==> inputs of job 5382 <==
Design miniCPU, start of the top module:
module miniCPU (
    input [17:0] switches,  
    input ligar,       
    input enviar,      
    input clk,         
    input rst_n,       
    output [7:0] LCD_DATA,
    output LCD_RS,
    output LCD_RW,
    output LCD_EN,
    output LCD_ON,
    output LCD_BLON
);
==> flow/config.mk <==
export PLATFORM = sky130hd
export DESIGN_NAME = miniCPU
export DESIGN_NICKNAME = miniCPU
export VERILOG_FILES = /design/flow/design.v
export SDC_FILE = /design/flow/constraint.sdc
export NUM_CORES = 4
export LEC_CHECK = 0
export ABC_AREA = 1
export CAP_MARGIN = 15
export CELL_PAD_IN_SITES_DETAIL_PLACEMENT = 2
export CORE_ASPECT_RATIO = 1.01
export CORE_MARGIN = 10
export CORE_UTILIZATION = 30
export CTS_CLUSTER_SIZE = 85
export HOLD_SLACK_MARGIN = 0.13
export PLACE_DENSITY_LB_ADDON = 0.17
export SETUP_SLACK_MARGIN = 2.45
export SLEW_MARGIN = 5
export TNS_END_PERCENT = 5
==> flow/constraint.sdc <==
create_clock -name core_clock -period 17.1 [get_ports {clk}]
set_input_delay 3.4200 -clock core_clock [delete_from_list [all_inputs] [get_ports {clk}]]
set_output_delay 3.4200 -clock core_clock [all_outputs]
set_load 0.01 [all_outputs]
run.sh (not shown) runs the stock make flow with config.mk's settings and CLKGATE_MAP_FILE=.
==> job 886: changes against job 5382 <==
CAP_MARGIN = 40   (was 15)
CELL_PAD_IN_SITES_DETAIL_PLACEMENT = 1   (was 2)
CELL_PAD_IN_SITES_GLOBAL_PLACEMENT = 2   (was not set)
CORE_ASPECT_RATIO = 0.57   (was 1.01)
CTS_CLUSTER_SIZE = 72   (was 85)
GPL_ROUTABILITY_DRIVEN = 0   (was not set)
GPL_TIMING_DRIVEN = 0   (was not set)
HOLD_SLACK_MARGIN = 0.06   (was 0.13)
MAX_ROUTING_LAYER = met4   (was not set)
MIN_ROUTING_LAYER = met2   (was not set)
SETUP_SLACK_MARGIN = 3.3   (was 2.45)
SLEW_MARGIN = 10   (was 5)
TNS_END_PERCENT = 100   (was 5)
==> job 6044: changes against job 5382 <==
CAP_MARGIN = 20   (was 15)
CELL_PAD_IN_SITES_DETAIL_PLACEMENT = not set   (was 2)
CORE_ASPECT_RATIO = not set   (was 1.01)
CORE_MARGIN = 2   (was 10)
CORE_UTILIZATION = 61   (was 30)
CTS_CLUSTER_SIZE = not set   (was 85)
HOLD_SLACK_MARGIN = not set   (was 0.13)
PLACE_DENSITY_LB_ADDON = not set   (was 0.17)
SETUP_SLACK_MARGIN = not set   (was 2.45)
SLEW_MARGIN = 20   (was 5)
TNS_END_PERCENT = not set   (was 5)
==> flow/constraint.sdc (replaced) <==
create_clock -name core_clock -period 10.5 [get_ports {clk}]
set_input_delay 2.1000 -clock core_clock [delete_from_list [all_inputs] [get_ports {clk}]]
set_output_delay 2.1000 -clock core_clock [all_outputs]
set_load 0.01 [all_outputs]
==> job 5181: changes against job 5382 <==
ABC_AREA = not set   (was 1)
CELL_PAD_IN_SITES_DETAIL_PLACEMENT = not set   (was 2)
CORE_ASPECT_RATIO = not set   (was 1.01)
CORE_MARGIN = 2   (was 10)
CORE_UTILIZATION = 58   (was 30)
CTS_CLUSTER_SIZE = not set   (was 85)
HOLD_SLACK_MARGIN = not set   (was 0.13)
SLEW_MARGIN = 20   (was 5)
TNS_END_PERCENT = 95   (was 5)
==> flow/constraint.sdc (replaced) <==
create_clock -name core_clock -period 10.1 [get_ports {clk}]
set_input_delay 2.0200 -clock core_clock [delete_from_list [all_inputs] [get_ports {clk}]]
set_output_delay 2.0200 -clock core_clock [all_outputs]
set_load 0.01 [all_outputs]
==> results <==
Total standard cell area after synthesis: job 6044 0.0341 mm2; job 886 0.0341 mm2; job 5181 0.0351 mm2; job 5382 0.0341 mm2
Worst Path Required: job 6044 10.81 ns; job 886 -; job 5181 10.45 ns; job 5382 17.42 ns
Fraction of area in registers: job 6044 0.302; job 886 -; job 5181 0.254; job 5382 0.294
Power Combinational: job 6044 2340 uW; job 886 -; job 5181 4830 uW; job 5382 1570 uW
DRT antenna net count: job 6044 0; job 886 -; job 5181 0; job 5382 0
Count of standard-cell rows: job 6044 86; job 886 93; job 5181 90; job 5382 124
Die height: job 6044 241 um; job 886 275 um; job 5181 250 um; job 5382 359 um
Library cell contributing the largest single delay on the critical path: job 6044 sky130_fd_sc_hd__clkdlybuf4s50_1; job 886 -; job 5181 sky130_fd_sc_hd__a2111o_1; job 5382 sky130_fd_sc_hd__a2111oi_0
Growth of design area from synthesis to finish: job 6044 7.85%; job 886 -; job 5181 24.8%; job 5382 10.6%
Clock network contribution to total cell area: job 6044 0.0382; job 886 -; job 5181 0.0373; job 5382 0.0423
Yosys stat chip area: job 6044 0.0341 mm2; job 886 0.0341 mm2; job 5181 0.0351 mm2; job 5382 0.0341 mm2
Area taken by flip-flops and latches: job 6044 0.0111 mm2; job 886 -; job 5181 0.0111 mm2; job 5382 0.0111 mm2
Class of the tightest hold or removal check: job 6044 register to register; job 886 -; job 5181 register to async pin; job 5382 register to async pin
Cell depth of the worst setup path: job 6044 41; job 886 -; job 5181 30; job 5382 41
Total tool warning count: job 6044 42; job 886 -; job 5181 44; job 5382 38
Gpl congestion: job 6044 1.04; job 886 -; job 5181 0.969; job 5382 0.979
Worst Skew: job 6044 0.0279 ns; job 886 -; job 5181 0.0476 ns; job 5382 0.0282 ns
Max stage delay on crit path: job 6044 0.57 ns; job 886 -; job 5181 0.60 ns; job 5382 0.75 ns
Metal-1 WL: job 6044 43900 um; job 886 -; job 5181 47500 um; job 5382 62500 um
Highest layer used for signal routing: job 6044 met4; job 886 -; job 5181 met5; job 5382 met5
Portion of the clock cycle consumed by the worst path in the final layout: job 6044 0.944; job 886 -; job 5181 0.913; job 5382 0.714
Status: job 6044 finished clean; job 886 stopped before the end; job 5181 finished clean; job 5382 finished clean
Stage where the flow stopped: job 6044 -; job 886 global routing; job 5181 -; job 5382 -
Power is estimated from default activity; no workload was simulated.
